run 1:
Design cpu, start of the top module:
module cpu(clk,reset,s,load,in,out,N,V,Z,w);
  input clk, reset, s, load;
  input [15:0] in;
  output [15:0] out;
  output N, V, Z, w;
  wire [15:0] instruction_out;
  wire loada,loadb,loads,loadc,write,asel,bsel;
  wire [2:0] status;
  wire [1:0] op, ALUop, shift, vsel;
  wire [2:0] opcode, readnum, writenum, nsel;  
  wire [15:0] sximm5, sximm8; 
  wire [15:0] mdata = 16'b0;
  wire [7:0] PC = 8'b0;
  vDFFE #(16) instruct_reg(clk, load , in, instruction_out);  
  instruct_decoder decoder(   .instruction_out(instruction_out),
			        .nsel(nsel),
				.opcode(opcode),
				.op(op),
				.ALUop(ALUop),
				.sximm5(sximm5),
				.sximm8(sximm8),
				.shift(shift),
				.readnum(readnum),
				.writenum(writenum)
  );
  FSM state_machine(    .clk(clk),
			.reset(reset),
			.s(s),
			.w(w),
			.opcode(opcode),
			.op(op),
			.nsel(nsel),
			.loada(loada),
			.loadb(loadb),
			.loadc(loadc),
			.loads(loads),
			.vsel(vsel),
			.write(write),
			.asel(asel),
			.bsel(bsel)
  );
  datapath DP(          .clk(clk),
			.readnum(readnum),
			.writenum(writenum),
			.write(write),
			.vsel(vsel),
			.loada(loada),
			.loadb(loadb),
			.loadc(loadc),
			.loads(loads),
			.shift(shift),
			.ALUop(ALUop),
			.asel(asel),
			.bsel(bsel),
			.mdata(mdata),
			.status(status),
			.C(out),
			.sximm8(sximm8),
			.sximm5(sximm5),
			.PC(PC)
  );	
  assign N = status[0];
  assign V = status[1]; 
  assign Z = status[2];  
endmodule
Settings: LEC_CHECK=0, ABC_AREA=1, CAP_MARGIN=20, CELL_PAD_IN_SITES_DETAIL_PLACEMENT=0, CORE_MARGIN=2, CORE_UTILIZATION=72, CTS_CLUSTER_DIAMETER=334, CTS_CLUSTER_SIZE=14, HOLD_SLACK_MARGIN=0.3, MIN_ROUTING_LAYER=met1, PLACE_DENSITY_LB_ADDON=0.04, SETUP_SLACK_MARGIN=-0.02, SLEW_MARGIN=20; clock period 3.78 ns.
run.sh (not shown) runs the stock make flow with config.mk's settings and CLKGATE_MAP_FILE=.
[flow] run 1 | stages: complete | final checks: fail | reason: setup timing
Relative to run 1, the following input files were edited for run 2:
Settings: SETUP_SLACK_MARGIN no longer set, was -0.02; CTS_CLUSTER_SIZE no longer set, was 14; ABC_AREA no longer set, was 1; CORE_UTILIZATION now 40, was 72; PLACE_DENSITY_LB_ADDON no longer set, was 0.04; CELL_PAD_IN_SITES_DETAIL_PLACEMENT no longer set, was 0; CTS_CLUSTER_DIAMETER no longer set, was 334; MIN_ROUTING_LAYER no longer set, was met1; HOLD_SLACK_MARGIN no longer set, was 0.3; the clock period (ns, I/O delays scaled along) now 5.41, was 3.78.
### Flow results
Run 2: done, clean on timing, DRC and antenna
Cmp run 2 vs run 1: iteration count of the initial detailed-routing pass lower in run 2
NOTE die size run 1->run 2 increased by more than half
Summary of run 2 over run 1: length of routed met3 wiring now smaller, synthesized cell count now smaller, ratio of total power to cell area now smaller.
[compare] base=run 1 new=run 2: accumulated negative setup slack picked up an extra 2.21 ns, utilization has decreased.
Re sequential power: run 2 is about 30% down on run 1.
The total wire length in run 2 was lower than what run 1 gave.
In run 2 the final area turned out about 5% lower than in run 1.
For run 3, these inputs were changed with respect to run 2:
Settings: putting CTS_CLUSTER_SIZE at 31 where nothing was set; swapping 40 for 68 in CORE_UTILIZATION; putting ABC_AREA at 1 where nothing was set; swapping 5.41 for 3.69 in the clock period (ns, I/O delays scaled along).
Notes after the runs:
- Tap cell count: run 2 and run 3 compared, higher one is run 2
- Run 3 against run 2: post-synthesis share of cell area spent on xor and xnor gates decreased 0.87 points; global-route wire length before repair increased about 4.7%.
- To summarise run 3: no stage aborted, but the layout did not pass its checks, failing on setup timing.
- Run 3 ended up with instruct_reg.out[11] as its startpoint of the worst setup timing path; run 2 ended up with instruct_reg.out[8].
For run 4, these inputs were changed with respect to run 3:
Settings: changing CORE_UTILIZATION from 68 to 51; removing ABC_AREA (formerly 1); removing CTS_CLUSTER_SIZE (formerly 31); changing the clock period (ns, I/O delays scaled along) from 3.69 to 5.41.
==> results <==
Relative to run 3, the required arrival time at the worst endpoint of run 4 is higher by 1.77 ns. Delta(via count, run 4 - run 3) < 0. The run showing the greater worst hold slack is run 4. Both conditions hold for run 4: the flow ran to the end and the final layout passed the timing, design-rule and antenna checks. Changes observed in run 4 relative to run 3: non-clock buffer contribution to total cell area decreased 5.4 points; diode insertion count for antenna repair flat.
The following lists how run 5 was set up differently from run 4:
Settings: CTS_CLUSTER_SIZE now 32, previously not set; ABC_AREA now 1, previously not set; HOLD_SLACK_MARGIN now 0.29, previously not set; CORE_UTILIZATION now 70, was 51; the clock period (ns, I/O delays scaled along) now 3.8, was 5.41.
--- outcome ---
- Comparing run 4 and run 5, iteration-0 DRC count of the detailed router is lower on run 4.
- Part of the total power dissipated in sequential elements: run 5 vs run 4 up 1.4 points
- In the tables for run 4 and run 5, synthesized-area fraction occupied by ao, oa, aoi and oai cells reads lower with run 5.
- Looking at share of total power in the clock network, run 5 sits below run 4.
- Completing all stages was not enough for run 5: its layout failed the final checks because of setup timing.
- Utilization: run 5 higher than run 4
- Worst setup slack after layout (run 5 over run 4): decrease, 0.41 ns
Modified inputs, run 6 compared to run 5
Settings: removing HOLD_SLACK_MARGIN (formerly 0.29); changing CORE_UTILIZATION from 70 to 66; removing CTS_CLUSTER_SIZE (formerly 32); removing ABC_AREA (formerly 1); changing the clock period (ns, I/O delays scaled along) from 3.8 to 4.2.
==> comparison <==
The flow for run 6 finished, though final verification flagged setup timing.
Note that the fill cell total of the finished layout recorded for run 6 amounts to 1.13 times the value seen in run 5.
Compared with run 5, run 6 shows a higher final critical-path share of the clock period.
Run 6 vs run 5 — largest voltage drop on the vdd net rose 49%.
Sort run 5 and run 6 by power consumed by sequential cells desc -> top: run 5

---

Starting RTL as in the previous note.
make LEC_CHECK=0 ABC_AREA=0 CAP_MARGIN=20 CORE_MARGIN=2 CORE_UTILIZATION=70 CTS_CLUSTER_SIZE=31 PLACE_DENSITY_LB_ADDON=0.0 SETUP_SLACK_MARGIN=0.79 SLEW_MARGIN=20 finish   # period 3.01 ns
The first run died in 4_1_cts with DPL-0033.
==> next run, changes <==
- ABC_AREA: 0 -> 1
- CTS_CLUSTER_DIAMETER: default -> 346
- CTS_CLUSTER_SIZE: 31 -> 30
- HOLD_SLACK_MARGIN: default -> 0.3
- PLACE_DENSITY_LB_ADDON: 0.0 -> default
- SETUP_SLACK_MARGIN: 0.79 -> -0.32
- clock period: 3.01 -> 3.24 ns (I/O delays scaled with it)
This time the run ran to the end with violations: negative setup slack. Synthesized area increases by about 0.7%. Synthesized cell count increases by 12%. Die area goes up by 0.67%.
Power figures rest on the tool's default switching activity, not on a simulated workload.
